**design/flow/config.mk**
```make
export PLATFORM = sky130hd
export DESIGN_NAME = CED
export DESIGN_NICKNAME = CED
export VERILOG_FILES = /design/flow/design.v
export SDC_FILE = /design/flow/constraint.sdc
export NUM_CORES = 4
export LEC_CHECK = 0
export CAP_MARGIN = 20
export CORE_MARGIN = 2
export CORE_UTILIZATION = 40
export SETUP_SLACK_MARGIN = -0.47
export SLEW_MARGIN = 20
```
**design/flow/design.v**
```verilog
`timescale 1ns/10ps
module  CED(
  input  clk,
  input  rst,
  input  enable,
  output reg ird,
  input  [7:0] idata,	
  output reg [13:0] iaddr,
  output reg cwr_mag_0,
  output reg [12:0] cdata_mag_wr0,
  output reg crd_mag_0,
  input  [12:0] cdata_mag_rd0,
  output reg [13:0] caddr_mag_0,
  output reg cwr_ang_0,
  output reg [12:0] cdata_ang_wr0,
  output reg crd_ang_0,
  input  [12:0] cdata_ang_rd0,
  output reg [13:0] caddr_ang_0,
  output reg cwr1,
  output reg [12:0] cdata_wr1,
  output reg crd1,
  input  [12:0] cdata_rd1,
  output reg [13:0] caddr_1,
  output reg cwr2,
  output reg [12:0] cdata_wr2,
  output reg [13:0] caddr_2,
  output done
);
  parameter INITIAL = 2'd0;
  parameter LAYER0  = 2'd1;
  parameter LAYER1  = 2'd2;
  parameter LAYER2  = 2'd3;
  parameter READ    = 2'd0;
  parameter EXECUTE = 2'd1;
  parameter WRITE   = 2'd2;
  reg  [2:0]  top_cs;
  reg  [2:0]  top_ns;
  reg  [2:0]  inner_cs;
  reg  [2:0]  inner_ns;
  reg  [13:0] p0_addr;  
  reg  [13:0] p1_addr;  
  reg  [12:0] gx_pixel;
  reg  [12:0] gy_pixel;
  reg  [5:0]  read0_cnt;
  reg  [2:0]  read1_cnt;
  reg  [3:0]  read2_cnt;
  reg  [7:0]  row_cnt;
  reg  [7:0]  column_cnt;
  reg         boundary0;
  wire        boundary;
  reg  [12:0] hys_data;
  wire        read_enable;
  wire        skip_to_write;
  wire        skip_to_write0;
  wire        skip_to_write1;
  wire        skip_to_write2;
  wire layer0_done;
  wire layer1_done;
  wire layer2_done;
  wire read0_done;
  wire read1_done;
  wire read2_done;
  wire read_done;
  assign read0_done = (read0_cnt==6'd41);
  assign read1_done = (read1_cnt==3'd6);
  assign read2_done = (read2_cnt==4'd12);
  assign layer0_done = (top_cs==LAYER0 && row_cnt==8'd126);
  assign layer1_done = (top_cs==LAYER1 && row_cnt==8'd126);
  assign layer2_done = (top_cs==LAYER2 && row_cnt==8'd126);
  assign read_enable = (crd_ang_0||crd_mag_0);
  assign boundary = (boundary0 & column_cnt!=0);
  assign read_done = (read0_done||read1_done||read2_done);
  assign skip_to_write0 = (read2_cnt==3 && hys_data>=13'd100);  
  assign skip_to_write1 = (read2_cnt==3 && hys_data<13'd50);    
  assign skip_to_write2 = (read2_cnt>=4 && read2_cnt<=12 && hys_data>=13'd100);    
  assign skip_to_write  = (skip_to_write0||skip_to_write1||skip_to_write2);
  assign done = layer2_done;
  always @(posedge clk, posedge rst) begin
    if (rst) begin
      top_cs <= INITIAL;
    end else begin
      top_cs <= top_ns;
    end
  end
  always @(*) begin
    top_ns=top_cs;
      case (top_cs)
        INITIAL:
          begin
            if (enable) begin
              top_ns=LAYER0;
            end
          end
        LAYER0:
          begin
            if (layer0_done) begin
              top_ns=LAYER1;
            end
          end
        LAYER1:
          begin
            if (layer1_done) begin
              top_ns=LAYER2;
            end
          end
        LAYER2:
          begin
          end
      endcase
  end
  always @(posedge clk, posedge rst) begin
    if (rst) begin
      inner_cs <= READ;
    end else begin
      inner_cs <= inner_ns;
    end
  end
  always @(*) begin
    inner_ns=inner_cs;
      case (inner_cs)
        READ:
          begin
            if (boundary0||skip_to_write) begin
              inner_ns=WRITE;
            end else if (read_done) begin
              inner_ns=EXECUTE;
            end
          end
        EXECUTE:
          begin
            inner_ns=WRITE;
          end
        WRITE:
          begin
            inner_ns=READ;
            if (boundary||layer1_done) begin
              inner_ns=WRITE;
            end
          end
      endcase
  end
  always @(*) begin
    ird=0;
    cwr_ang_0=0;
    cwr_mag_0=0;
    if (top_cs==LAYER0) begin
      case (inner_cs)
        READ:
          begin
            ird=1;
          end
        EXECUTE:
          begin
            ird=1;
          end
        WRITE:
          begin
            ird=1;
            cwr_ang_0=1;
            cwr_mag_0=1;
          end
      endcase
    end
  end
  always @(*) begin
    cwr1=0;
    crd_ang_0=0;
    crd_mag_0=0;
    if (top_cs==LAYER1) begin
      case (inner_cs)
        READ:
          begin
            crd_ang_0=1;
            crd_mag_0=1;
          end
        EXECUTE:
          begin
          end
        WRITE:
          begin
            cwr1=1;
          end
      endcase
    end
  end
  always @(*) begin
    crd1=0;
    cwr2=0;
    if (top_cs==LAYER2) begin
      case (inner_cs)
        READ:
          begin
            crd1=1;
          end
        EXECUTE:
          begin
          end
        WRITE:
          begin
            cwr2=1;
          end
      endcase
    end
  end
  wire [7:0] column_cnt_up;
  assign column_cnt_up = column_cnt+1;
  always @(posedge clk, posedge rst) begin
    if (rst) begin
      column_cnt <= 0;
    end else begin
      if (layer1_done) begin
        column_cnt <= 0;
      end else if (column_cnt!=8'd125 && inner_cs==WRITE) begin
        column_cnt <= column_cnt_up;
      end else if (column_cnt==8'd125 && inner_cs==WRITE) begin
        column_cnt <= 0;
      end
    end
  end
  wire [7:0] row_cnt_up;
  assign row_cnt_up = row_cnt+1;
  always @(posedge clk, posedge rst) begin
    if (rst) begin
      row_cnt <= 0;
    end else begin
      if (layer0_done||layer1_done) begin
        row_cnt <= 0;
      end else if (column_cnt!=8'd125 && inner_cs==WRITE) begin 
        row_cnt <= row_cnt;
      end else if (column_cnt==8'd125 && inner_cs==WRITE) begin
        row_cnt <= row_cnt_up;
      end
    end
  end
  wire [5:0] read0_cnt_up;
  assign read0_cnt_up = read0_cnt+1;
  always @(posedge clk, posedge rst) begin
    if (rst) begin
      read0_cnt <= 0;
    end else begin
      if (ird && read0_cnt!=6'd41) begin
        read0_cnt <= read0_cnt_up;
      end else if (ird && read0_cnt==6'd41) begin
        read0_cnt <= 0;
      end
    end
  end
  wire [2:0] read1_cnt_up;
  assign read1_cnt_up = read1_cnt+1;
  always @(posedge clk, posedge rst) begin
    if (rst) begin
      read1_cnt <= 0;
    end else begin
      if (read_enable && read1_cnt!=3'd6) begin
        read1_cnt <= read1_cnt_up;
      end else if (read_enable && read1_cnt==3'd6) begin
        read1_cnt <= 0;
      end
    end
  end
  wire [3:0] read2_cnt_up;
  assign read2_cnt_up = read2_cnt+1;
  always @(posedge clk, posedge rst) begin
    if (rst) begin
      read2_cnt <= 0;
    end else begin
      if (skip_to_write) begin
        read2_cnt <= 0;
      end else begin
        if (crd1 && read2_cnt!=4'd12) begin
          read2_cnt <= read2_cnt_up;
        end else if (crd1 && read2_cnt==4'd12) begin
          read2_cnt <= 0;
        end
      end
    end
  end
  wire [13:0] p0_addr_cnt_up; 
  wire [13:0] p0_addr_cnt_up3;
  assign p0_addr_cnt_up  = p0_addr+1;
  assign p0_addr_cnt_up3 = p0_addr+3;
  always @(posedge clk, posedge rst) begin
    if (rst) begin
      p0_addr <= 14'd129;
    end else begin
      if (read0_cnt==6'd8 && column_cnt!=8'd125) begin
        p0_addr <= p0_addr_cnt_up;
      end else if (read0_cnt==6'd8 && column_cnt==8'd125) begin
        p0_addr <= p0_addr_cnt_up3;
      end
    end
  end
  wire [13:0] p1_addr_cnt_up; 
  assign p1_addr_cnt_up  = p1_addr+1;
  always @(posedge clk, posedge rst) begin
    if (rst) begin
      p1_addr <= 14'd126;
    end else begin
      if (layer1_done) begin
        p1_addr <= 14'd126;
      end else if (top_cs>=LAYER1 && inner_cs==WRITE && row_cnt>=8'd1) begin
        p1_addr <= p1_addr_cnt_up;
      end
    end
  end
  wire [13:0] p0_addr1; 
  reg  [14:0] var1;
  assign p0_addr1=p0_addr+var1;  
  always @(*) begin
    var1 = 0;
    case (read0_cnt)
      0:  
        begin
          var1 = -14'd129;
        end
      1:  
        begin
          var1 = -14'd128;
        end
      2:  
        begin
          var1 = -14'd127;
        end
      3:  
        begin
          var1 = -14'd1;
        end
      4:  
        begin
          var1 = 0;
        end
      5:  
        begin
          var1 = 14'd1;
        end
      6:  
        begin
          var1 = 14'd127;
        end
      7:  
        begin
          var1 = 14'd128;
        end
      8:  
        begin
          var1 = 14'd129;
        end
    endcase
  end
  wire [13:0] p1_addr1;
  reg [14:0] var2;
  assign p1_addr1=p1_addr+var2;  
  always @(*) begin
    var2 = 0;
    case (read1_cnt)
      3:
        begin
          if (cdata_ang_rd0==13'd0) begin
            var2 = -14'd1;
          end else if (cdata_ang_rd0==13'd135) begin
            var2 = -14'd127;
          end else if (cdata_ang_rd0==13'd90) begin
            var2 = -14'd126;
          end else begin  
            var2 = -14'd125;
          end
        end
      4:
        begin
          if (cdata_ang_rd0==13'd0) begin
            var2 = 14'd1;
          end else if (cdata_ang_rd0==13'd135) begin
            var2 = 14'd127;
          end else if (cdata_ang_rd0==13'd90) begin
            var2 = 14'd126;
          end else begin  
            var2 = 14'd125;
          end
        end
    endcase
    if (hys_data>=13'd50 && hys_data<13'd100) begin
      case (read2_cnt)
        3: 
          begin
            var2 = -14'd127;
          end
        4: 
          begin
            var2 = -14'd126;
          end
        5: 
          begin
            var2 = -14'd125;
          end
        6: 
          begin
            var2 = -14'd1;
          end
        7: 
          begin
            var2 = 14'd1;
          end
        8: 
          begin
            var2 = 14'd125;
          end
        9: 
          begin
            var2 = 14'd126;
          end
        10: 
          begin
            var2 = 14'd127;
          end
      endcase
    end
  end
  always @(posedge clk, posedge rst) begin
    if (rst) begin
      iaddr<=0;
    end else begin
      if (ird) begin
        case (read0_cnt)
          0:
            begin
              iaddr<=p0_addr1;
            end
          1: 
            begin
              iaddr<=p0_addr1;
            end
          2:
            begin
              iaddr<=p0_addr1;
            end
          3:
            begin
              iaddr<=p0_addr1;
            end
          4:
            begin
              iaddr<=p0_addr1;
            end
          5:
            begin
              iaddr<=p0_addr1;
            end
          6:
            begin
              iaddr<=p0_addr1;
            end
          7:
            begin
              iaddr<=p0_addr1;
            end
          8:
            begin
              iaddr<=p0_addr1;
            end 
        endcase
      end
    end
  end
  reg  [9:0] idata_buffer_x;  
  wire [8:0] idata_mul2;
  assign idata_mul2 = idata<<1;
  always @(posedge clk, posedge rst) begin
    if (rst) begin
      idata_buffer_x <= 0;
    end else begin
      if (layer0_done) begin
        idata_buffer_x <= 0;
      end else if (ird) begin
        case (read0_cnt)
          2:
            begin
              idata_buffer_x <= -idata;
            end
          3:
            begin
              idata_buffer_x <= 0;
            end
          4:
            begin
              idata_buffer_x <= idata;
            end
          5:
            begin
              idata_buffer_x <= -idata_mul2;
            end
          6:
            begin
              idata_buffer_x <= 0;
            end
          7:
            begin
              idata_buffer_x <= idata_mul2;
            end
          8:
            begin
              idata_buffer_x <= -idata;
            end
          9:
            begin
              idata_buffer_x <= 0;
            end 
          10:
            begin
              idata_buffer_x <= idata;
            end 
        endcase
      end
    end
  end
  reg  [9:0] idata_buffer_y;  
  always @(posedge clk, posedge rst) begin
    if (rst) begin
      idata_buffer_y <= 0;
    end else begin
      if (layer0_done) begin
        idata_buffer_y <= 0;
      end else if (ird) begin
        case (read0_cnt)
          2:
            begin
              idata_buffer_y <= -idata;
            end
          3:
            begin
              idata_buffer_y <= -idata_mul2;
            end
          4:
            begin
              idata_buffer_y <= -idata;
            end
          5:
            begin
              idata_buffer_y <= 0;
            end
          6:
            begin
              idata_buffer_y <= 0;
            end
          7:
            begin
              idata_buffer_y <= 0;
            end
          8:
            begin
              idata_buffer_y <= idata;
            end
          9:
            begin
              idata_buffer_y <= idata_mul2;
            end 
          10:
            begin
              idata_buffer_y <= idata;
            end 
        endcase
      end
    end
  end
  wire [12:0] gx_pixel_sum;  
  assign gx_pixel_sum = $signed(gx_pixel)+$signed(idata_buffer_x);
  always @(posedge clk, posedge rst) begin
    if (rst) begin
      gx_pixel <= 0;
    end else begin
      if (read0_cnt>=6'd3) begin
        gx_pixel <= gx_pixel_sum;
      end else begin
        gx_pixel <= 0;
      end
    end
  end
  wire [12:0] gy_pixel_sum;  
  assign gy_pixel_sum = $signed(gy_pixel)+$signed(idata_buffer_y);
  always @(posedge clk, posedge rst) begin
    if (rst) begin
      gy_pixel <= 0;
    end else begin
      if (read0_cnt>=6'd3) begin
        gy_pixel <= gy_pixel_sum;
      end else begin
        gy_pixel <= 0;
      end
    end
  end
  reg  [12:0] mag0;
  wire [12:0] absolute_gx;
  wire [12:0] absolute_gy;
  wire [12:0] absolute_sum;
  assign absolute_gx = (gx_pixel_sum[12]==1)?(~gx_pixel_sum)+1:gx_pixel_sum; 
  assign absolute_gy = (gy_pixel_sum[12]==1)?(~gy_pixel_sum)+1:gy_pixel_sum; 
  assign absolute_sum = absolute_gx + absolute_gy;
  always @(posedge clk, posedge rst) begin
    if (rst) begin
      mag0 <= 0;
    end else begin
      mag0 <= absolute_sum;
    end
  end
  always @(posedge clk, posedge rst) begin
    if (rst) begin
      cdata_mag_wr0 <= 0;
    end else begin
      if (read0_cnt==12) begin
        cdata_mag_wr0 <= mag0;
      end
    end
  end
  wire [13:0] caddr_mag_0_cnt_up;
  assign caddr_mag_0_cnt_up = caddr_mag_0+1;
  always @(posedge clk, posedge rst) begin
    if (rst) begin
      caddr_mag_0 <= 0;
    end else begin
      if (cwr_mag_0) begin
        caddr_mag_0 <= caddr_mag_0_cnt_up;
      end else if (crd_mag_0) begin
        caddr_mag_0 <= p1_addr1;
      end
    end
  end
  wire [28:0] gy_pixel_sum_shf16 = gy_pixel_sum<<16;
  wire [28:0] div_out;
  divider2 div(
    .clk(clk),
    .rst(rst),
    .dividend(gy_pixel_sum_shf16),
    .divisor(gx_pixel_sum),
    .read0_cnt(read0_cnt),
    .out(div_out)
  );
  reg  [28:0] temp_result;
  always @(posedge clk, posedge rst) begin
    if (rst) begin
      temp_result <= 0;
    end else begin
      if (read0_cnt==6'd41) begin
        temp_result <= div_out;
      end
    end
  end
  reg ang_is_0;
  reg ang_is_90;
  always @(posedge clk, posedge rst) begin
    if (rst) begin
      ang_is_0 <= 0;
    end else begin
      if (read0_cnt==11) begin
        if (gy_pixel_sum==0 && gx_pixel_sum==0) begin
          ang_is_0 <= 1;
        end else begin
          ang_is_0 <= 0;
        end
      end
    end
  end
  always @(posedge clk, posedge rst) begin
    if (rst) begin
      ang_is_90 <= 0;
    end else begin
      if (read0_cnt==11) begin
        if (gy_pixel_sum!=0 && gx_pixel_sum==0) begin
          ang_is_90 <= 1;
        end else begin
          ang_is_90 <= 0;
        end
      end
    end
  end
  reg  [12:0] ang;
  always @(posedge clk, posedge rst) begin
    if (rst) begin
      ang <= 13'd0;
    end else begin
      if (ang_is_0) begin
        ang <= 13'd0;
      end else if (ang_is_90) begin
        ang <= 13'd90;
      end else begin
        if ($signed(temp_result)<$signed(29'h00006A09)&&$signed(temp_result)>$signed(29'h1FFF95F7)) begin
          ang <= 13'd0;
        end else if ($signed(temp_result)>$signed(29'h00006A09)&&$signed(temp_result)<$signed(29'h00026A09)) begin
          ang <= 13'd45;
        end else if ($signed(temp_result)>$signed(29'h00026A09)||$signed(temp_result)<$signed(29'h1FFD95F7)) begin
          ang <= 13'd90;
        end else if ($signed(temp_result)<$signed(29'h1FFF95F7)&&$signed(temp_result)>$signed(29'h1FFD95F7)) begin
          ang <= 13'd135;
        end
      end
    end
  end
  always @(*) begin
    cdata_ang_wr0 = ang;
  end
  wire [13:0] caddr_ang_0_cnt_up;
  assign caddr_ang_0_cnt_up = caddr_ang_0+1;
  always @(posedge clk, posedge rst) begin
    if (rst) begin
      caddr_ang_0 <= 0;
    end else begin
      if (cwr_ang_0) begin
        caddr_ang_0 <= caddr_ang_0_cnt_up;
      end else if (crd_ang_0) begin
        caddr_ang_0 <= p1_addr;
      end
    end
  end
  reg [12:0] mag1_0;
  reg [12:0] mag1_1;
  reg [12:0] mag1_2;
  always @(posedge clk, posedge rst) begin
    if (rst) begin
      mag1_0 <= 0;
    end else begin
      if (read1_cnt==3'd4) begin
        mag1_0 <= cdata_mag_rd0;
      end
    end
  end
  always @(posedge clk, posedge rst) begin
    if (rst) begin
      mag1_1 <= 0;
    end else begin
      if (read1_cnt==3'd5) begin
        mag1_1 <= cdata_mag_rd0;
      end
    end
  end
  always @(posedge clk, posedge rst) begin
    if (rst) begin
      mag1_2 <= 0;
    end else begin
      if (read1_cnt==3'd6) begin
        mag1_2 <= cdata_mag_rd0;
      end
    end
  end
  always @(*) begin
    boundary0 = 0;
    if (top_cs>=LAYER1) begin
      if (row_cnt==0||row_cnt==8'd125||column_cnt==0||column_cnt==8'd125) begin
        boundary0 = 1;
      end
    end
  end
  always @(*) begin
    cdata_wr1 = 0;
    if (boundary0) begin
      cdata_wr1 = 0;
    end else begin
      if (mag1_0>=mag1_1 && mag1_0>=mag1_2) begin
        cdata_wr1 = mag1_0;
      end
    end
  end
  wire [13:0] caddr_1_cnt_up;
  assign caddr_1_cnt_up = caddr_1+1;
  always @(posedge clk, posedge rst) begin
    if (rst) begin
      caddr_1 <= 0;
    end else begin
      if (cwr1) begin
        caddr_1 <= caddr_1_cnt_up;
      end else if (crd1) begin
        caddr_1 <= p1_addr1;
      end 
    end
  end
  always @(posedge clk, posedge rst) begin
    if (rst) begin
      hys_data <= 0;
    end else begin
      if (read2_cnt>=3'd2) begin
        if (cdata_rd1>=hys_data) begin
          hys_data <= cdata_rd1;
        end
      end else if (read2_cnt==3'd1) begin
        hys_data <= 0;
      end
    end
  end
  always @(*) begin
    cdata_wr2 = 0;
    if (boundary0) begin
      cdata_wr2 = 0;
    end else begin
      if (hys_data>=13'd100) begin
        cdata_wr2 = 13'd255;
      end else if (hys_data<13'd50) begin
        cdata_wr2 = 0;
      end 
    end
  end
  wire [13:0] caddr_2_cnt_up;
  assign caddr_2_cnt_up = caddr_2+1;
  always @(posedge clk, posedge rst) begin
    if (rst) begin
      caddr_2 <= 0;
    end else begin
      if (cwr2) begin
        caddr_2 <= caddr_2_cnt_up;
      end
    end
  end
endmodule
module divider2 (
  input                clk,
  input                rst,
  input      [28:0]    dividend,   
  input      [12:0]    divisor,    
  input      [5:0]     read0_cnt,
  output reg [28:0]    out
);
  parameter S0  = 0;
  parameter S1  = 1;
  parameter S2  = 2;
  parameter S3  = 3;
  parameter S4  = 4;
  parameter S5  = 5;
  parameter S6  = 6;
  parameter S7  = 7;
  parameter S8  = 8;
  parameter S9  = 9;
  parameter S10 = 10;
  parameter S11 = 11;
  parameter S12 = 12;
  parameter S13 = 13;
  parameter S14 = 14;
  parameter S15 = 15;
  parameter S16 = 16;
  parameter S17 = 17;
  parameter S18 = 18;
  parameter S19 = 19;
  parameter S20 = 20;
  parameter S21 = 21;
  parameter S22 = 22;
  parameter S23 = 23;
  parameter S24 = 24;
  parameter S25 = 25;
  parameter S26 = 26;
  parameter S27 = 27;
  parameter S28 = 28;
  reg [4:0]  div_cs;
  reg [4:0]  div_ns;
  reg        sign;
  reg [28:0] udividend;  
  reg [12:0] udivisor;   
  reg [13:0] udividend_reg;
  reg [28:0] merchant;
  reg [12:0] remainder;
  always @(posedge clk, posedge rst) begin
    if (rst) begin
      div_cs <= S0;
    end else begin
      if (read0_cnt>=12 && read0_cnt<41) begin
        div_cs <= div_ns;
      end else begin
        div_cs <= S0;
      end
    end
  end
  always @(*) begin
    div_ns = div_cs;
    case (div_cs)
      S0:
        begin
          div_ns = S1;
        end
      S1:
        begin
          div_ns = S2;
        end
      S2:
        begin
          div_ns = S3;
        end
      S3:
        begin
          div_ns = S4;
        end
      S4:
        begin
          div_ns = S5;
        end
      S5:
        begin
          div_ns = S6;
        end
      S6:
        begin
          div_ns = S7;
        end
      S7:
        begin
          div_ns = S8;
        end
      S8:
        begin
          div_ns = S9;
        end
      S9:
        begin
          div_ns = S10;
        end
      S10:
        begin
          div_ns = S11;
        end
      S11:
        begin
          div_ns = S12;
        end
      S12:
        begin
          div_ns = S13;
        end
      S13:
        begin
          div_ns = S14;
        end
      S14:
        begin
          div_ns = S15;
        end
      S15:
        begin
          div_ns = S16;
        end
      S16:
        begin
          div_ns = S17;
        end
      S17:
        begin
          div_ns = S18;
        end
      S18:
        begin
          div_ns = S19;
        end
      S19:
        begin
          div_ns = S20;
        end
      S20:
        begin
          div_ns = S21;
        end
      S21:
        begin
          div_ns = S22;
        end
      S22:
        begin
          div_ns = S23;
        end
      S23:
        begin
          div_ns = S24;
        end
      S24:
        begin
          div_ns = S25;
        end
      S25:
        begin
          div_ns = S26;
        end
      S26:
        begin
          div_ns = S27;
        end
      S27:
        begin
          div_ns = S28;
        end
      S28:
        begin
          div_ns = S0;
        end
    endcase
  end
  reg [28:0] udividend0;
  reg [12:0] udivisor0;
  always @(*) begin
    udividend0 = (dividend[28]==1) ? ~(dividend)+1 : dividend;
    udivisor0 = (divisor[12]==1)  ? ~(divisor)+1  : divisor;  
  end
  always @(posedge clk, posedge rst) begin
    if (rst) begin
      udividend <= 0;
      udivisor  <= 0;
    end else begin
      if (read0_cnt==11) begin
        udividend <= udividend0;
        udivisor  <= udivisor0;
      end
    end
  end
  always @(*) begin
    udividend_reg = 0;
    case (div_cs)
      S0:
        begin
          udividend_reg = udividend[28];
        end
      S1:
        begin
          udividend_reg = {remainder, udividend[27]};
        end
      S2:
        begin
          udividend_reg = {remainder, udividend[26]};
        end
      S3:
        begin
          udividend_reg = {remainder, udividend[25]};
        end
      S4:
        begin
          udividend_reg = {remainder, udividend[24]};
        end
      S5:
        begin
          udividend_reg = {remainder, udividend[23]};
        end
      S6:
        begin
          udividend_reg = {remainder, udividend[22]};
        end
      S7:
        begin
          udividend_reg = {remainder, udividend[21]};
        end
      S8:
        begin
          udividend_reg = {remainder, udividend[20]};
        end
      S9:
        begin
          udividend_reg = {remainder, udividend[19]};
        end
      S10:
        begin
          udividend_reg = {remainder, udividend[18]};
        end
      S11:
        begin
          udividend_reg = {remainder, udividend[17]};
        end
      S12:
        begin
          udividend_reg = {remainder, udividend[16]};
        end
      S13:
        begin
          udividend_reg = {remainder, udividend[15]};
        end
      S14:
        begin
          udividend_reg = {remainder, udividend[14]};
        end
      S15:
        begin
          udividend_reg = {remainder, udividend[13]};
        end
      S16:
        begin
          udividend_reg = {remainder, udividend[12]};
        end
      S17:
        begin
          udividend_reg = {remainder, udividend[11]};
        end
      S18:
        begin
          udividend_reg = {remainder, udividend[10]};
        end
      S19:
        begin
          udividend_reg = {remainder, udividend[9]};
        end
      S20:
        begin
          udividend_reg = {remainder, udividend[8]};
        end
      S21:
        begin
          udividend_reg = {remainder, udividend[7]};
        end
      S22:
        begin
          udividend_reg = {remainder, udividend[6]};
        end
      S23:
        begin
          udividend_reg = {remainder, udividend[5]};
        end
      S24:
        begin
          udividend_reg = {remainder, udividend[4]};
        end
      S25:
        begin
          udividend_reg = {remainder, udividend[3]};
        end
      S26:
        begin
          udividend_reg = {remainder, udividend[2]};
        end
      S27:
        begin
          udividend_reg = {remainder, udividend[1]};
        end
      S28:
        begin
          udividend_reg = {remainder, udividend[0]};
        end
    endcase
  end
  wire [28:0] merchant_shf;
  wire [28:0] merchant_shf_up;
  assign merchant_shf = (merchant<<1);
  assign merchant_shf_up = (merchant<<1)+1;
  always @(posedge clk, posedge rst) begin
    if (rst) begin
      merchant <= 0;
    end else begin
      if (read0_cnt==41) begin
        merchant <= 0;
      end else begin
        if (udividend_reg>=udivisor && read0_cnt>=12) begin
          merchant <= merchant_shf_up;   
        end else begin
          merchant <= merchant_shf;      
        end
      end
    end
  end
  wire [12:0] remainder0;
  assign remainder0 = udividend_reg-udivisor;
  always @(posedge clk, posedge rst) begin
    if (rst) begin
      remainder <= 0;
    end else begin
      remainder <= udividend_reg;
      if (udividend_reg>=udivisor) begin
        remainder <= remainder0;  
      end
    end
  end
  wire sign_bit = dividend[28]^divisor[12];
  always @(posedge clk, posedge rst) begin
    if (rst) begin
      sign <= 0;
    end else begin
      if (read0_cnt==11) begin
        sign <= sign_bit;
      end
    end
  end
  always @(*) begin
    out = (sign==1) ? (~merchant)+1 : merchant;
  end
endmodule
```
**design/flow/run.sh**
```bash
#!/bin/bash
# the make line also repeats each setting of config.mk as NAME=value (left out here)
make -C /OpenROAD-flow-scripts/flow DESIGN_CONFIG=/design/flow/config.mk WORK_HOME=/design/flow/orfs CLKGATE_MAP_FILE= finish
```
**design/flow/constraint.sdc**
```tcl
create_clock -name core_clock -period 4.76 [get_ports {clk}]
set_input_delay 0.9520 -clock core_clock [delete_from_list [all_inputs] [get_ports {clk}]]
set_output_delay 0.9520 -clock core_clock [all_outputs]
set_load 0.01 [all_outputs]
```
==> impl_metrics.env, run 1 <==
# yosys + openroad results
export IMPL_status="complete, but fails checks"
export IMPL_so_violations="setup timing"
export IMPL_arrival_ns=3.98
export IMPL_finalCriticalPeriod_ns=4.935
export IMPL_min_to="div.div_cs[18]"
export IMPL_clock_sinks=393
export IMPL_n_antenna_cell=0
export IMPL_grt_max_degree=118
export IMPL_final_hold_viol_count=0
export IMPL_ys_types=83
export IMPL_post_route_util_pct=48.03
export IMPL_initCoreUtil_pct=40.68
export IMPL_timing_rr_start="idata_buffer_y[4]"
export IMPL_xor_share_pct=6.528
export IMPL_worst_pin_slew_ns=1.136
export IMPL_mux_area_share_pct=4.949
export IMPL_first_global_vias=17560
export IMPL_setup_ws_ns=-0.1747
export IMPL_nets=2724
export IMPL_postRouteWirelength_mm=55.28
export IMPL_register_area_sq_um=9848
export IMPL_synthMostInstantiatedCell="dfrtp_1"
export IMPL_cp_common_cell="o21a_1"
export IMPL_worstSetupPathType="register to primary output"
export IMPL_r2r_cells=21
export IMPL_yosys_area_top_type_share_pct=42.48
export IMPL_final_fill_count=5167
export IMPL_whs_path_depth=1
export IMPL_finalClockPeriodUsage_pct=103.7
export IMPL_irDropWorstVdd_mv=0.2084
export IMPL_grt_usage_pct=19.19
export IMPL_tool_warnings=46
export IMPL_ys_warn_count=2
export IMPL_grt_overflow_total=0
export IMPL_route_vias_total=17710
export IMPL_htree_num_levels=2
export IMPL_rows=86
export IMPL_hold_start="div.div_cs[3]"
export IMPL_slew_violations=0
export IMPL_cpLargestDelayFamily="AND-OR/OR-AND gates"
export IMPL_dr_pass1_iters=5
export IMPL_reg2reg_slack_ns=0.03
export IMPL_yosysSeqAreaShare_pct=43.77
export IMPL_fmax_ghz=0.2026
export IMPL_dp_cells=3222
export IMPL_p_sw_share_pct=22.06
export IMPL_cts_buffers=46
export IMPL_clockPowerShare_pct=48.9
export IMPL_grt_pass1_wl_mm=90.85
export IMPL_synth_async_reset_ratio_pct=100.0
export IMPL_clk_latency_ns=0.57
export IMPL_power_combinational_mw=0.260
export IMPL_drt_iter0_drc=1230
export IMPL_boundaryPins=181
export IMPL_ys_sh_aoi_pct=15.25
export IMPL_synth_area_per_cell_sq_um=9.567
export IMPL_adder_share_pct=8.685
export IMPL_ys_ff=393
export IMPL_chip_area_sq_um=58170
export IMPL_p_switching_mw=1.569
export IMPL_clockRootBuffer="clkbuf_16"
export IMPL_die_h_microns=241.2
export IMPL_slew_headroom_pct=23.69
export IMPL_cp_start_kind="register"
export IMPL_r2r_end="mag0[12]"
export IMPL_edf_count=0
export IMPL_seq_power_mw=3.37
export IMPL_crit_start="mag1_0[1]"
export IMPL_worstPathCellList="ha_1 > nor2b_1 > o21a_1 > o21a_1 > o21a_1 > o21a_1 > o21a_1 > o21ai_0 > nand2b_1 > a2111oi_1 > nor3_2 > and2_1 > clkdlybuf4s50_1"
export IMPL_top_logic_kind="simple AND/OR/NAND/NOR gates"
export IMPL_internal_power_mw=5.543
export IMPL_power_group_top="clock"
export IMPL_clk_pin_slew_ns=0.06
export IMPL_wl_per_cell_microns=16.73
export IMPL_critPathMaxFanout=12
export IMPL_fin_area_sq_um=26570
export IMPL_yosysTopAreaCell="dfrtp_1"
export IMPL_crit_buf_inv=1
export IMPL_holdCritPathClass="register to register"
export IMPL_drv_cap=0
export IMPL_cts_setup_buffers=0
export IMPL_holdWs_ns=0.4751
export IMPL_stdcell_count=3305
export IMPL_cp_endpoint="cdata_wr1[8]"
export IMPL_yosysCellCount=2352
export IMPL_die_w_microns=241.2
export IMPL_place_hpwl_mm=40.54
export IMPL_skew_ns=0.01897
export IMPL_power_clock_mw=3.48
export IMPL_cpMaxStageDelayCell="a2111oi_1"
export IMPL_worst_setup_path_end_kind="primary output"
export IMPL_cts_tree="yes"
export IMPL_crit_cells=13
export IMPL_power_leakage_nw=12.18
export IMPL_vias_per_cell=5.359
export IMPL_antenna_found_initial=1
export IMPL_area_leaders="dfrtp_1 (42%), ha_1 (8.1%), mux2_2 (4.5%), o21ai_0 (3.7%), a21oi_1 (3.5%)"
export IMPL_common_cells="dfrtp_1 (382), nand2_1 (188), nor2_1 (182)"
export IMPL_ys_sh_simple_pct=16.61
export IMPL_power_density_nw_per_um2=267.7
export IMPL_finalSetupViolCount=12
export IMPL_core_area_sq_um=55310
export IMPL_placed_area_sq_um=25070
export IMPL_ff_type="dfrtp_1"
export IMPL_place_gp_congestion=0.9097
export IMPL_max_stage_delay_ns=0.56
export IMPL_place_worst_setup_slack_ns=-0.1619
export IMPL_synth_chip_area_sq_um=22500
export IMPL_p_seq_share_pct=47.4
export IMPL_drc=0
export IMPL_numPortBuffers=170
export IMPL_ant_nets=0
export IMPL_syn2layout_area_growth_pct=18.07
export IMPL_combPwrFrac_pct=3.7
export IMPL_ctsHoldBuffers=0
export IMPL_clockBufferDepth=3
export IMPL_crit_required_ns=3.81
export IMPL_comb_area_sq_um=11760
export IMPL_syn_cell_area_sq_um=22500
export IMPL_netlist_instances=2352
## timing repair
item                       in CTS  in global routing
hold endpoints to repair        0                  0
setup endpoints to repair       0                 12
resized                         0                  3
## cell type report
type,count,area share (%)
flip-flops and latches,393,37.07
clock inverters,12,0.4286
well taps,748,3.523
repair buffers,209,7.648
multi-input cells,1738,44.28
clock buffers,71,5.143
inverters,134,1.907
## through the flow
step / power, mW / setup TNS, ns
after floorplan: 3.585 / -562.10
after global placement: 3.688 / -0.1437
after detailed placement: 3.694 / -0.4626
after CTS: 7.220 / -4.614
after global routing: 7.394 / -5.295
final: 7.113 / -1.949
## per-layer routing
layer	wire length [microns]	track usage [%]
met5	0	0
met4	1465	6.210
met3	2394	2.413
met2	25700	30.96
met1	25720	26.80
==> run 2: changes to the inputs <==
CAP_MARGIN = 10   (was 20)
CELL_PAD_IN_SITES_DETAIL_PLACEMENT = 0   (was not set)
CELL_PAD_IN_SITES_GLOBAL_PLACEMENT = 0   (was not set)
CORE_UTILIZATION = 71   (was 40)
CTS_CLUSTER_DIAMETER = 57   (was not set)
CTS_CLUSTER_SIZE = 85   (was not set)
GPL_ROUTABILITY_DRIVEN = 0   (was not set)
GPL_TIMING_DRIVEN = 1   (was not set)
MAX_ROUTING_LAYER = met5   (was not set)
MIN_ROUTING_LAYER = met1   (was not set)
PLACE_DENSITY = 0.65   (was not set)
SETUP_SLACK_MARGIN = 1.09   (was -0.47)
TNS_END_PERCENT = 10   (was not set)
clock period = 4.09 ns   (was 4.76 ns; I/O delays follow)
==> run 2 against run 1 <==
  * Still fails the layout checks on setup timing
  * Combinational power rose by 38%
  * Synthesized area did not move
  * Utilization rose by 43 points
  * Critical path type is now register to register
  * Largest power group is now registers
  * Highest routed layer unchanged
==> impl_metrics.env, run 2 <==
# yosys + openroad results
export IMPL_grt_overflow_total=0
export IMPL_fin_area_sq_um=28480
export IMPL_setup_ws_ns=-0.4672
export IMPL_tool_warnings=50
export IMPL_ant_nets=0
export IMPL_wl_met1_mm=25.32
export IMPL_xor_share_pct=6.528
export IMPL_clk_latency_ns=0.56
export IMPL_skew_ns=0.02443
export IMPL_worst_pin_slew_ns=1.121
export IMPL_synth_async_reset_ratio_pct=100.0
export IMPL_grt_max_degree=118
export IMPL_hold_start="mag0[2]"
export IMPL_crit_buf_inv=2
export IMPL_ys_ff=393
export IMPL_numPortBuffers=170
export IMPL_power_clock_mw=3.66
export IMPL_area_leaders="dfrtp_1 (42%), ha_1 (8.1%), mux2_2 (4.5%), o21ai_0 (3.7%), a21oi_1 (3.5%)"
export IMPL_die_w_microns=182.0
export IMPL_rows=65
export IMPL_yosysCellCount=2352
export IMPL_clk_pin_slew_ns=0.08
export IMPL_synth_area_per_cell_sq_um=9.567
export IMPL_route_vias_total=20780
export IMPL_placed_area_sq_um=25320
export IMPL_reg2reg_slack_ns=-0.47
export IMPL_power_leakage_nw=13.14
export IMPL_combPwrFrac_pct=4.5
export IMPL_cp_common_cell="a21oi_2"
export IMPL_drt_iter0_drc=2102
export IMPL_routed_top_layer="met4"
export IMPL_ys_sh_simple_pct=16.61
export IMPL_adder_share_pct=8.685
export IMPL_final_hold_viol_count=0
export IMPL_drc=0
export IMPL_cts_buffers=36
export IMPL_ff_type="dfrtp_1"
export IMPL_edf_count=0
export IMPL_post_route_util_pct=90.71
export IMPL_slew_violations=0
export IMPL_so_violations="setup timing"
export IMPL_timing_rr_start="idata_buffer_y[0]"
export IMPL_grt_usage_pct=38.88
export IMPL_met3WireLength_mm=6.207
export IMPL_antenna_found_initial=3
export IMPL_holdCritPathClass="register to register"
export IMPL_cts_tree="yes"
export IMPL_power_combinational_mw=0.359
export IMPL_clockPowerShare_pct=46.1
export IMPL_r2r_cells=23
export IMPL_status="complete, but fails checks"
export IMPL_clock_sinks=393
export IMPL_fmax_ghz=0.2194
export IMPL_min_to="cdata_mag_wr0[2]"
export IMPL_worst_setup_path_end_kind="register"
export IMPL_syn2layout_area_growth_pct=26.55
export IMPL_ys_sh_aoi_pct=15.25
export IMPL_wl_per_cell_microns=22.71
export IMPL_vias_per_cell=6.761
export IMPL_netlist_instances=2352
export IMPL_chip_area_sq_um=33130
export IMPL_core_area_sq_um=31390
export IMPL_clockBufferDepth=3
export IMPL_yosysTopAreaCell="dfrtp_1"
export IMPL_yosysSeqAreaShare_pct=43.77
export IMPL_max_stage_delay_ns=0.39
export IMPL_cp_start_kind="register"
export IMPL_seq_power_mw=3.92
export IMPL_synth_chip_area_sq_um=22500
export IMPL_power_density_nw_per_um2=278.8
export IMPL_arrival_ns=4.99
export IMPL_boundaryPins=181
export IMPL_internal_power_mw=5.943
export IMPL_crit_start="idata_buffer_y[0]"
export IMPL_cpLargestDelayFamily="AND-OR/OR-AND gates"
export IMPL_ys_types=83
export IMPL_power_group_top="registers"
export IMPL_initCoreUtil_pct=71.68
export IMPL_p_switching_mw=1.996
export IMPL_finalSetupViolCount=30
export IMPL_p_seq_share_pct=49.4
export IMPL_drv_cap=0
export IMPL_worstPathCellList="ha_2 > inv_2 > fa_2 > nand2b_4 > a21oi_4 > nor4b_4 > nor3b_2 > a221oi_2 > xnor2_1 > buf_4 > nor2_4 > xnor2_2 > ha_1 > a21o_1 > a21oi_2 > o21bai_1 > a21oi_2 > o21bai_1 > a21oi_2 > nor2b_1 > a221oi_2 > o31ai_2 > xnor2_1"
export IMPL_dr_pass1_iters=6
export IMPL_syn_cell_area_sq_um=22500
export IMPL_mux_area_share_pct=4.949
export IMPL_whs_path_depth=1
export IMPL_worstSetupPathType="register to register"
export IMPL_wl_met2_mm=33.93
export IMPL_finalClockPeriodUsage_pct=111.4
export IMPL_htree_num_levels=2
export IMPL_crit_cells=23
export IMPL_synthMostInstantiatedCell="dfrtp_1"
export IMPL_irDropWorstVdd_mv=0.3932
export IMPL_postRouteWirelength_mm=69.78
export IMPL_place_hpwl_mm=39.59
export IMPL_tns_ns=-4.879
export IMPL_top_logic_kind="simple AND/OR/NAND/NOR gates"
export IMPL_crit_required_ns=4.52
export IMPL_clockRootBuffer="clkbuf_16"
export IMPL_cpMaxStageDelayCell="dfrtp_1"
export IMPL_die_h_microns=182.0
export IMPL_first_global_vias=20120
export IMPL_rsz0062_at_grt="true"
export IMPL_grt_pass1_wl_mm=103.8
export IMPL_p_sw_share_pct=25.14
export IMPL_cp_endpoint="mag0[12]"
export IMPL_nets=2843
export IMPL_finalCriticalPeriod_ns=4.557
export IMPL_critPathMaxFanout=4
export IMPL_common_cells="dfrtp_1 (382), nand2_1 (188), nor2_1 (182)"
export IMPL_ys_warn_count=2
export IMPL_holdWs_ns=0.4817
export IMPL_slew_headroom_pct=25.27
export IMPL_yosys_area_top_type_share_pct=42.48
export IMPL_r2r_end="mag0[12]"
==> run 2: per-layer routing <==
layer	global-route usage (%)	vias up
li1	-	8870
met2	66.75	1481
met3	6.318	420
met4	19.42	0
met1	47.94	10010
met5	0	-
==> run 2: layout make-up <==
| class | count | area [sq um] |
|---|---|---|
| Sequential cell | 393 | 9858 |
| Multi-Input combinational cell | 1739 | 13220 |
| Timing Repair Buffer | 337 | 3089 |
| Clock buffer | 37 | 925.9 |
| Inverter | 134 | 528.0 |
| Tap cell | 402 | 503.0 |
| Antenna cell | 4 | 10.01 |
| Clock inverter | 27 | 344.1 |
| Fill cell | 1219 | 2917 |
==> run 2: per-stage QoR <==
step | std cells | total power [mW] | setup slack [ns]
6_report | 3073 | 7.940 | -0.4672
3_3_place_gp | 2963 | 4.290 | -0.6714
5_1_grt | 3070 | 8.140 | -0.6955
4_1_cts | 3061 | 7.908 | -0.05831
2_1_floorplan | 2361 | 4.172 | -2.007
3_5_place_dp | 2963 | 4.306 | -0.7479
==> run 2: timing repair <==
item	4_1_cts	5_1_grt
pin swaps	169	135
resized	354	137
setup endpoints to repair	141	159
buffers inserted	33	8
hold buffers	0	0
cloned	1	0
==> run 3: changes to the inputs <==
CAP_MARGIN = 20   (was 10)
CELL_PAD_IN_SITES_DETAIL_PLACEMENT = not set   (was 0)
CELL_PAD_IN_SITES_GLOBAL_PLACEMENT = not set   (was 0)
CORE_UTILIZATION = 40   (was 71)
CTS_CLUSTER_DIAMETER = not set   (was 57)
CTS_CLUSTER_SIZE = not set   (was 85)
GPL_ROUTABILITY_DRIVEN = not set   (was 0)
GPL_TIMING_DRIVEN = not set   (was 1)
MAX_ROUTING_LAYER = not set   (was met5)
MIN_ROUTING_LAYER = not set   (was met1)
PLACE_DENSITY = not set   (was 0.65)
SETUP_SLACK_MARGIN = not set   (was 1.09)
TNS_END_PERCENT = not set   (was 10)
clock period = 4.03 ns   (was 4.09 ns; I/O delays follow)
==> run 3 against run 2 <==
  * The layout still fails its checks (setup timing)
  * Critical path type is now register to primary output
  * Clock skew is 0.010 ns lower
  * Highest routed layer unchanged
  * Cell area is 0.16% lower
  * Final cell count is 12% higher
  * Largest power group is now clock
  * Largest cell class unchanged
==> impl_metrics.env, run 3 <==
# yosys + openroad results
export IMPL_worst_setup_path_end_kind="primary output"
export IMPL_final_hold_viol_count=0
export IMPL_cts_tree="yes"
export IMPL_edf_count=0
export IMPL_worst_pin_slew_ns=1.014
export IMPL_clk_latency_ns=0.58
export IMPL_cp_start_kind="register"
export IMPL_xor_share_pct=6.528
export IMPL_holdWs_ns=0.4741
export IMPL_drv_cap=0
export IMPL_reg2reg_slack_ns=-0.17
export IMPL_seq_power_mw=3.98
export IMPL_holdCritPathClass="register to register"
export IMPL_cp_endpoint="cdata_wr1[11]"
export IMPL_synth_chip_area_sq_um=22500
export IMPL_status="complete, but fails checks"
export IMPL_power_group_top="clock"
export IMPL_place_gp_congestion=0.8668
export IMPL_power_total_mw=8.807
export IMPL_die_w_microns=241.2
export IMPL_place_hpwl_mm=42.12
export IMPL_ys_types=83
export IMPL_ff_type="dfrtp_1"
export IMPL_ys_warn_count=2
export IMPL_arrival_ns=3.42
export IMPL_skew_ns=0.01396
export IMPL_so_violations="setup timing"
export IMPL_syn_cell_area_sq_um=22500
export IMPL_netlist_instances=2352
export IMPL_grt_pass1_wl_mm=94.79
export IMPL_hold_start="caddr_2[13]"
export IMPL_p_switching_mw=1.957
export IMPL_wl_per_cell_microns=16.84
export IMPL_power_clock_mw=4.47
export IMPL_finalSetupViolCount=14
export IMPL_cts_buffers=47
export IMPL_common_cells="dfrtp_1 (382), nand2_1 (188), nor2_1 (182)"
export IMPL_finalCriticalPeriod_ns=4.223
export IMPL_combPwrFrac_pct=4.0
export IMPL_clock_sinks=393
export IMPL_ant_nets=0
export IMPL_p_seq_share_pct=45.2
export IMPL_slew_violations=0
export IMPL_die_h_microns=241.2
export IMPL_mux_area_share_pct=4.949
export IMPL_cpMaxStageDelayCell="dfrtp_2"
export IMPL_grt_overflow_total=0
export IMPL_drc=0
export IMPL_timing_rr_start="gy_pixel[4]"
export IMPL_cpLargestDelayFamily="AND-OR/OR-AND gates"
export IMPL_ys_sh_simple_pct=16.61
export IMPL_r2r_end="mag0[12]"
export IMPL_clk_pin_slew_ns=0.06
export IMPL_crit_cells=15
export IMPL_boundaryPins=181
export IMPL_core_area_sq_um=55310
export IMPL_worstSetupPathType="register to primary output"
export IMPL_yosysTopAreaCell="dfrtp_1"
export IMPL_r2r_cells=20
export IMPL_nets=2869
export IMPL_worstPathCellList="ha_4 > nor2b_4 > o21a_1 > o21a_1 > o21a_1 > o21a_1 > o21a_1 > o21ai_1 > nand2b_1 > a2111oi_4 > buf_4 > buf_6 > nor3_4 > and2_1 > buf_2"
export IMPL_rows=86
export IMPL_power_leakage_nw=13.16
export IMPL_top_logic_kind="simple AND/OR/NAND/NOR gates"
export IMPL_finalClockPeriodUsage_pct=104.8
export IMPL_first_global_vias=18520
export IMPL_clockRootBuffer="clkbuf_16"
export IMPL_initCoreUtil_pct=40.68
export IMPL_clockPowerShare_pct=50.8
export IMPL_rsz0062_at_grt="true"
export IMPL_tool_warnings=44
export IMPL_ys_ff=393
export IMPL_fmax_ghz=0.2368
export IMPL_whs_path_depth=1
export IMPL_ys_sh_aoi_pct=15.25
export IMPL_route_vias_total=18330
export IMPL_setup_ws_ns=-0.1933
export IMPL_crit_required_ns=3.22
export IMPL_antenna_found_initial=0
export IMPL_htree_num_levels=2
export IMPL_critPathMaxFanout=6
export IMPL_yosysSeqAreaShare_pct=43.77
export IMPL_syn2layout_area_growth_pct=26.35
export IMPL_yosysCellCount=2352
export IMPL_cp_common_cell="o21a_1"
export IMPL_ctsHoldBuffers=0
export IMPL_power_combinational_mw=0.350
export IMPL_postRouteWirelength_mm=58.12
export IMPL_area_leaders="dfrtp_1 (42%), ha_1 (8.1%), mux2_2 (4.5%), o21ai_0 (3.7%), a21oi_1 (3.5%)"
export IMPL_max_stage_delay_ns=0.45
export IMPL_adder_share_pct=8.685
export IMPL_vias_per_cell=5.311
export IMPL_synthMostInstantiatedCell="dfrtp_1"
export IMPL_synth_async_reset_ratio_pct=100.0
export IMPL_clockBufferDepth=3
export IMPL_crit_buf_inv=3
export IMPL_yosys_area_top_type_share_pct=42.48
export IMPL_min_to="caddr_2[13]"
export IMPL_internal_power_mw=6.850
export IMPL_n_antenna_cell=0
export IMPL_grt_usage_pct=20.04
export IMPL_irDropWorstVdd_mv=0.2752
export IMPL_synth_area_per_cell_sq_um=9.567
export IMPL_dr_pass1_iters=5
export IMPL_chip_area_sq_um=58170
export IMPL_power_density_nw_per_um2=309.8
export IMPL_numPortBuffers=170
export IMPL_p_sw_share_pct=22.22
export IMPL_drt_iter0_drc=1046
export IMPL_grt_max_degree=97
export IMPL_crit_start="mag1_0[1]"
export IMPL_slew_headroom_pct=32.13
[run 3: per-stage QoR]
| stage | std cells | setup WS [ns] | instance area [sq um] | TNS, ns | util (%) |
|---|---|---|---|---|---|
| 6_report | 3452 | -0.1933 | 28430 | -2.533 | 51.40 |
| 5_1_grt | 3452 | -0.3868 | 28430 | -6.178 | 51.40 |
| 4_1_cts | 3432 | -0.1650 | 27900 | -2.100 | 50.45 |
| 3_5_place_dp | 3327 | -0.6945 | 26010 | -12.34 | 47.03 |
| 3_3_place_gp | 3327 | -0.6538 | 26010 | -9.565 | 47.03 |
| 2_1_floorplan | 2361 | -2.055 | 22670 | -791.73 | - |
[run 3: area by class of cell]
class / count / area [sq um]
fillers: 5037 / 26880
inverters: 134 / 509.2
clock inverters: 23 / 276.5
flip-flops and latches: 393 / 9852
repair buffers: 352 / 3133
multi-input cells: 1739 / 12350
clock buffers: 63 / 1379
well taps: 748 / 935.9
[run 3: what timing repair did]
| item | in CTS | in global routing |
|---|---|---|
| gates resized | 86 | 94 |
| cloned | 1 | 1 |
| buffers inserted | 18 | 21 |
| setup endpoints to repair | 34 | 45 |
| pin swaps | 38 | 58 |
[run 3: metal layers]
layer	vias to the layer above	wire length (microns)	GRT usage, %
met4	0	1369	6.117
met3	89	2363	2.676
li1	8898	-	-
met1	8955	25430	25.55
met5	-	0	0
met2	390	28960	35.27
==> run 4: changes to the inputs <==
ABC_AREA = 1   (was not set)
CAP_MARGIN = 35   (was 20)
CELL_PAD_IN_SITES_DETAIL_PLACEMENT = 0   (was not set)
CELL_PAD_IN_SITES_GLOBAL_PLACEMENT = 3   (was not set)
CORE_ASPECT_RATIO = 1.99   (was not set)
CORE_MARGIN = 6   (was 2)
CTS_CLUSTER_SIZE = 51   (was not set)
GPL_ROUTABILITY_DRIVEN = 0   (was not set)
HOLD_SLACK_MARGIN = 0.04   (was not set)
MAX_ROUTING_LAYER = met4   (was not set)
PLACE_DENSITY_LB_ADDON = 0.1   (was not set)
SETUP_SLACK_MARGIN = 0.66   (was not set)
SLEW_MARGIN = 30   (was 20)
clock period = 5.0 ns   (was 4.03 ns; I/O delays follow)
==> run 4 against run 3 <==
  * Now clean on timing, DRC and antenna
  * Final cell count rose by 15%
  * Clock power is about 20% lower
  * Register-to-register slack improved by 1.3 ns
  * Sequential cell count is the same
  * Critical endpoint unchanged
  * Largest power group unchanged
==> impl_metrics.env, run 4 <==
# yosys + openroad results
export IMPL_r2r_cells=31
export IMPL_max_stage_delay_ns=0.57
export IMPL_yosys_area_top_type_share_pct=40.25
export IMPL_adder_share_pct=8.228
export IMPL_synth_chip_area_sq_um=23750
export IMPL_dp_cells=3885
export IMPL_whs_path_depth=2
export IMPL_edf_count=0
export IMPL_syn_cell_area_sq_um=23750
export IMPL_drv_cap=0
export IMPL_clockBufferDepth=3
export IMPL_synthMostInstantiatedCell="nand2_1"
export IMPL_cpMaxStageDelayCell="clkdlybuf4s50_1"
export IMPL_fmax_ghz=0.2461
export IMPL_slew_violations=0
export IMPL_irDropWorstVdd_mv=0.2615
export IMPL_holdCritPathClass="register to register"
export IMPL_slew_headroom_pct=40.62
export IMPL_final_hold_viol_count=0
export IMPL_mux_area_share_pct=0.7059
export IMPL_skew_ns=0.01415
export IMPL_clockRootBuffer="clkbuf_16"
export IMPL_power_clock_mw=3.58
export IMPL_drt_iter0_drc=810
export IMPL_place_hpwl_mm=53.61
export IMPL_wl_met1_mm=24.48
export IMPL_initCoreUtil_pct=40.61
export IMPL_grt_overflow_total=0
export IMPL_antenna_found_initial=0
export IMPL_dr_pass1_iters=5
export IMPL_tool_warnings=42
export IMPL_nets=3375
export IMPL_ctsHoldBuffers=0
export IMPL_postRouteWirelength_mm=68.17
export IMPL_internal_power_mw=5.411
export IMPL_xor_share_pct=4.667
export IMPL_clk_pin_slew_ns=0.06
export IMPL_netlist_instances=2995
export IMPL_finalCriticalPeriod_ns=4.064
export IMPL_hold_start="top_cs[0]"
export IMPL_rsz0062_at_grt="false"
export IMPL_p_switching_mw=1.520
export IMPL_cp_endpoint="cdata_wr1[11]"
export IMPL_cts_buffers=42
export IMPL_boundaryPins=181
export IMPL_grt_max_degree=89
export IMPL_die_h_microns=355.8
export IMPL_drc=0
export IMPL_crit_required_ns=4.00
export IMPL_placed_area_sq_um=26310
export IMPL_n_antenna_cell=0
export IMPL_cpLargestDelayFamily="simple AND/OR/NAND/NOR gates"
export IMPL_critPathMaxFanout=13
export IMPL_first_global_vias=21090
export IMPL_r2r_end="mag0[12]"
export IMPL_htree_num_levels=2
export IMPL_synth_async_reset_ratio_pct=100.0
export IMPL_chip_area_sq_um=65720
export IMPL_wl_met2_mm=38.68
export IMPL_core_area_sq_um=58490
export IMPL_common_cells="nand2_1 (573), inv_1 (467), dfrtp_1 (382)"
export IMPL_clockPowerShare_pct=51.6
export IMPL_arrival_ns=3.06
export IMPL_ys_warn_count=2
export IMPL_timing_rr_start="idata_buffer_x[0]"
export IMPL_worstSetupPathType="register to primary output"
export IMPL_yosysSeqAreaShare_pct=41.46
export IMPL_ys_sh_simple_pct=22.31
export IMPL_grt_usage_pct=21.41
export IMPL_cp_start_kind="register"
export IMPL_power_leakage_nw=14.15
export IMPL_top_logic_kind="simple AND/OR/NAND/NOR gates"
export IMPL_route_vias_total=20090
export IMPL_synth_area_per_cell_sq_um=7.930
export IMPL_stdcell_count=3969
export IMPL_crit_start="mag1_0[3]"
export IMPL_crit_cells=12
export IMPL_p_sw_share_pct=21.93
export IMPL_grt_pass1_wl_mm=110.3
export IMPL_ys_sh_aoi_pct=13.04
export IMPL_power_group_top="clock"
export IMPL_cts_tree="yes"
export IMPL_fin_area_sq_um=28040
export IMPL_numPortBuffers=170
export IMPL_seq_power_mw=3.18
export IMPL_vias_per_cell=5.061
export IMPL_crit_buf_inv=1
export IMPL_min_to="top_cs[0]"
export IMPL_power_total_mw=6.931
export IMPL_syn2layout_area_growth_pct=18.06
export IMPL_clock_sinks=393
export IMPL_status="complete, no violations"
export IMPL_ys_types=70
export IMPL_ff_type="dfrtp_1"
export IMPL_routed_top_layer="met4"
export IMPL_power_density_nw_per_um2=247.2
export IMPL_worstPathCellList="ha_1 > nand4_1 > o221ai_1 > nand2_1 > o211ai_1 > a21oi_1 > o21ai_0 > nand2_1 > nand3_1 > nand2_4 > nor2_1 > clkdlybuf4s50_1"
export IMPL_worst_setup_path_end_kind="primary output"
export IMPL_combPwrFrac_pct=2.5
export IMPL_rows=125
export IMPL_wl_per_cell_microns=17.18
export IMPL_area_leaders="dfrtp_1 (40%), nand2_1 (9.1%), ha_1 (7.6%), inv_1 (7.4%), o21ai_0 (5.0%)"
export IMPL_finalClockPeriodUsage_pct=81.28
export IMPL_cp_common_cell="nand2_1"
export IMPL_yosysTopAreaCell="dfrtp_1"
export IMPL_clk_latency_ns=0.57
export IMPL_power_combinational_mw=0.174
export IMPL_p_seq_share_pct=45.9
export IMPL_finalSetupViolCount=0
export IMPL_ys_ff=393
export IMPL_reg2reg_slack_ns=1.08
export IMPL_worst_pin_slew_ns=0.8874
export IMPL_die_w_microns=184.7
export IMPL_yosysCellCount=2995
export IMPL_ant_nets=0
export IMPL_met3WireLength_mm=1.868
run 4: routing by layer:
layer,up-vias,GRT usage (%)
met1,9501,21.03
met3,146,2.082
met4,0,8.827
li1,10100,-
met5,-,-
met2,346,42.03
run 4: final cells by class:
type / count / area [sq um]
fill: 5896 / 30450
multi-input combinational: 2037 / 11750
sequential: 393 / 9848
timing repair buffer: 203 / 2039
inverter: 496 / 1868
clock buffer: 52 / 1190
tap: 762 / 953.4
clock inverter: 26 / 397.9
run 4: repair_timing:
item	in CTS	in global routing
pin swaps	0	3
gates cloned	0	0
setup buffers	0	3
endpoints found under the hold margin	0	0
gates resized	4	17
endpoints found under the setup margin	9	28
run 4: metrics by stage:
step,worst slack [ns],hold slack (ns),TNS [ns],util [%]
after global routing,0.6618,0.4592,0,47.94
after global placement,0.4564,0.4270,0,44.93
after detailed placement,0.3963,0.4297,0,44.97
after floorplan,-1.279,0.4192,-488.53,-
after CTS,0.6966,0.4397,0,47.71
final,0.9359,0.4396,0,47.94
==> run 5: changes to the inputs <==
ABC_AREA = not set   (was 1)
CAP_MARGIN = 20   (was 35)
CELL_PAD_IN_SITES_DETAIL_PLACEMENT = not set   (was 0)
CELL_PAD_IN_SITES_GLOBAL_PLACEMENT = not set   (was 3)
CORE_ASPECT_RATIO = not set   (was 1.99)
CORE_MARGIN = 2   (was 6)
CORE_UTILIZATION = 70   (was 40)
CTS_CLUSTER_DIAMETER = 63   (was not set)
CTS_CLUSTER_SIZE = not set   (was 51)
GPL_ROUTABILITY_DRIVEN = not set   (was 0)
HOLD_SLACK_MARGIN = not set   (was 0.04)
MAX_ROUTING_LAYER = not set   (was met4)
PLACE_DENSITY_LB_ADDON = not set   (was 0.1)
SETUP_SLACK_MARGIN = 1.17   (was 0.66)
SLEW_MARGIN = 20   (was 30)
clock period = 4.1 ns   (was 5.0 ns; I/O delays follow)
==> run 5 against run 4 <==
  * Die area fell by 49%
  * The run now fails in global routing (5_1_grt)
  * Synthesized area fell by 5.3%
  * Synthesized cell count fell by 21%
==> impl_metrics.env, run 5 <==
# yosys + openroad results
export IMPL_grt_overflow_total=999
export IMPL_clockRootBuffer="clkbuf_16"
export IMPL_xor_share_pct=6.528
export IMPL_status="did not finish"
export IMPL_adder_share_pct=8.685
export IMPL_synthMostInstantiatedCell="dfrtp_1"
export IMPL_edf_count=0
export IMPL_ctsHoldBuffers=0
export IMPL_boundaryPins=181
export IMPL_top_logic_kind="simple AND/OR/NAND/NOR gates"
export IMPL_initCoreUtil_pct=71.13
export IMPL_yosysTopAreaCell="dfrtp_1"
export IMPL_clock_sinks=393
export IMPL_die_h_microns=183.3
export IMPL_rows=65
export IMPL_cts_buffers=43
export IMPL_ys_sh_aoi_pct=15.25
export IMPL_numPortBuffers=170
export IMPL_place_hpwl_mm=40.48
export IMPL_ys_types=83
export IMPL_ys_ff=393
export IMPL_place_gp_congestion=0.8938
export IMPL_ff_type="dfrtp_1"
export IMPL_yosysSeqAreaShare_pct=43.77
export IMPL_chip_area_sq_um=33600
export IMPL_yosys_area_top_type_share_pct=42.48
export IMPL_ys_sh_simple_pct=16.61
export IMPL_area_leaders="dfrtp_1 (42%), ha_1 (8.1%), mux2_2 (4.5%), o21ai_0 (3.7%), a21oi_1 (3.5%)"
export IMPL_core_area_sq_um=31640
export IMPL_grt_usage_pct=92.95
export IMPL_syn_cell_area_sq_um=22500
export IMPL_netlist_instances=2352
export IMPL_clockBufferDepth=3
export IMPL_synth_chip_area_sq_um=22500
export IMPL_yosysCellCount=2352
export IMPL_htree_num_levels=2
export IMPL_toolErrorMsg="[ERROR GRT-0232] Routing congestion too high. Check the congestion heatmap in the GUI."
export IMPL_haltStage="global routing (5_1_grt)"
export IMPL_ys_warn_count=2
export IMPL_synth_async_reset_ratio_pct=100.0
export IMPL_synth_area_per_cell_sq_um=9.567
export IMPL_common_cells="dfrtp_1 (382), nand2_1 (188), nor2_1 (182)"
export IMPL_mux_area_share_pct=4.949
export IMPL_die_w_microns=183.3
[run 5: layer usage]
metal,overflow,track usage [%]
met5,4,46.67
met4,378,105.7
met3,37,80.80
met2,567,106.4
met1,13,88.09
[run 5: metrics by stage]
step	utilization [%]	cells	setup slack, ns	cell area (sq um)	power (mW)
after CTS	91.62	3125	-0.2837	28990	8.335
after floorplan	-	2361	-1.999	23020	4.177
after global placement	80.08	2910	-0.3327	25330	4.294
after detailed placement	80.08	2910	-0.4462	25330	4.309
[run 5: timing repair]
item	CTS
hold endpoints to repair	0
resized	375
endpoints found under the setup margin	131
gates cloned	2
buffers inserted	134
pin swaps	114
==> run 6: changes to the inputs <==
ABC_AREA = 1   (was not set)
CORE_ASPECT_RATIO = 0.5   (was not set)
CORE_UTILIZATION = 72   (was 70)
CTS_CLUSTER_DIAMETER = 350   (was 63)
CTS_CLUSTER_SIZE = 100   (was not set)
PLACE_DENSITY = 0.43   (was not set)
SETUP_SLACK_MARGIN = not set   (was 1.17)
clock period = 3.11 ns   (was 4.1 ns; I/O delays follow)
==> run 6 against run 5 <==
  * The run again fails in global routing (5_1_grt)
  * Die area is 2.8% higher
  * Synthesized area is 5.6% higher
  * Synthesized cell count is 27% higher
==> impl_metrics.env, run 6 <==
# yosys + openroad results
export IMPL_ys_ff=393
export IMPL_die_h_microns=132.4
export IMPL_ys_sh_aoi_pct=13.04
export IMPL_place_gp_congestion=0.9572
export IMPL_yosysTopAreaCell="dfrtp_1"
export IMPL_adder_share_pct=8.228
export IMPL_common_cells="nand2_1 (573), inv_1 (467), dfrtp_1 (382)"
export IMPL_ys_sh_simple_pct=22.31
export IMPL_netlist_instances=2995
export IMPL_top_logic_kind="simple AND/OR/NAND/NOR gates"
export IMPL_yosysCellCount=2995
export IMPL_numPortBuffers=170
export IMPL_synth_area_per_cell_sq_um=7.930
export IMPL_syn_cell_area_sq_um=23750
export IMPL_core_area_sq_um=32060
export IMPL_chip_area_sq_um=34550
export IMPL_ff_type="dfrtp_1"
export IMPL_rows=46
export IMPL_yosys_area_top_type_share_pct=40.25
export IMPL_synth_chip_area_sq_um=23750
export IMPL_synthMostInstantiatedCell="nand2_1"
export IMPL_mux_area_share_pct=0.7059
export IMPL_place_worst_setup_slack_ns=-0.8515
export IMPL_clock_sinks=393
export IMPL_place_hpwl_mm=49.16
export IMPL_xor_share_pct=4.667
export IMPL_ys_warn_count=2
export IMPL_boundaryPins=181
export IMPL_yosysSeqAreaShare_pct=41.46
export IMPL_clockBufferDepth=3
export IMPL_htree_num_levels=1
export IMPL_cts_buffers=7
export IMPL_dp_cells=3777
export IMPL_clockRootBuffer="clkbuf_16"
export IMPL_status="did not finish"
export IMPL_haltStage="global routing (5_1_grt)"
export IMPL_ys_types=70
export IMPL_initCoreUtil_pct=74.09
export IMPL_area_leaders="dfrtp_1 (40%), nand2_1 (9.1%), ha_1 (7.6%), inv_1 (7.4%), o21ai_0 (5.0%)"
export IMPL_die_w_microns=260.9
export IMPL_edf_count=0
export IMPL_synth_async_reset_ratio_pct=100.0
run 6: per-stage QoR:
step | setup TNS, ns | util, % | area (sq um) | power (mW)
3_5_place_dp | -18.27 | 86.77 | 27820 | 5.490
4_1_cts | -8.273 | 89.58 | 28720 | 7.296
2_1_floorplan | -1082.07 | - | 24000 | 5.355
3_3_place_gp | -10.87 | 86.77 | 27820 | 5.482
run 6: repair_timing:
item	in CTS
resized	193
cloned	2
pin swaps	62
setup endpoints to repair	63
hold buffers	0
setup buffers	45
Power is estimated from default activity; no workload was simulated.
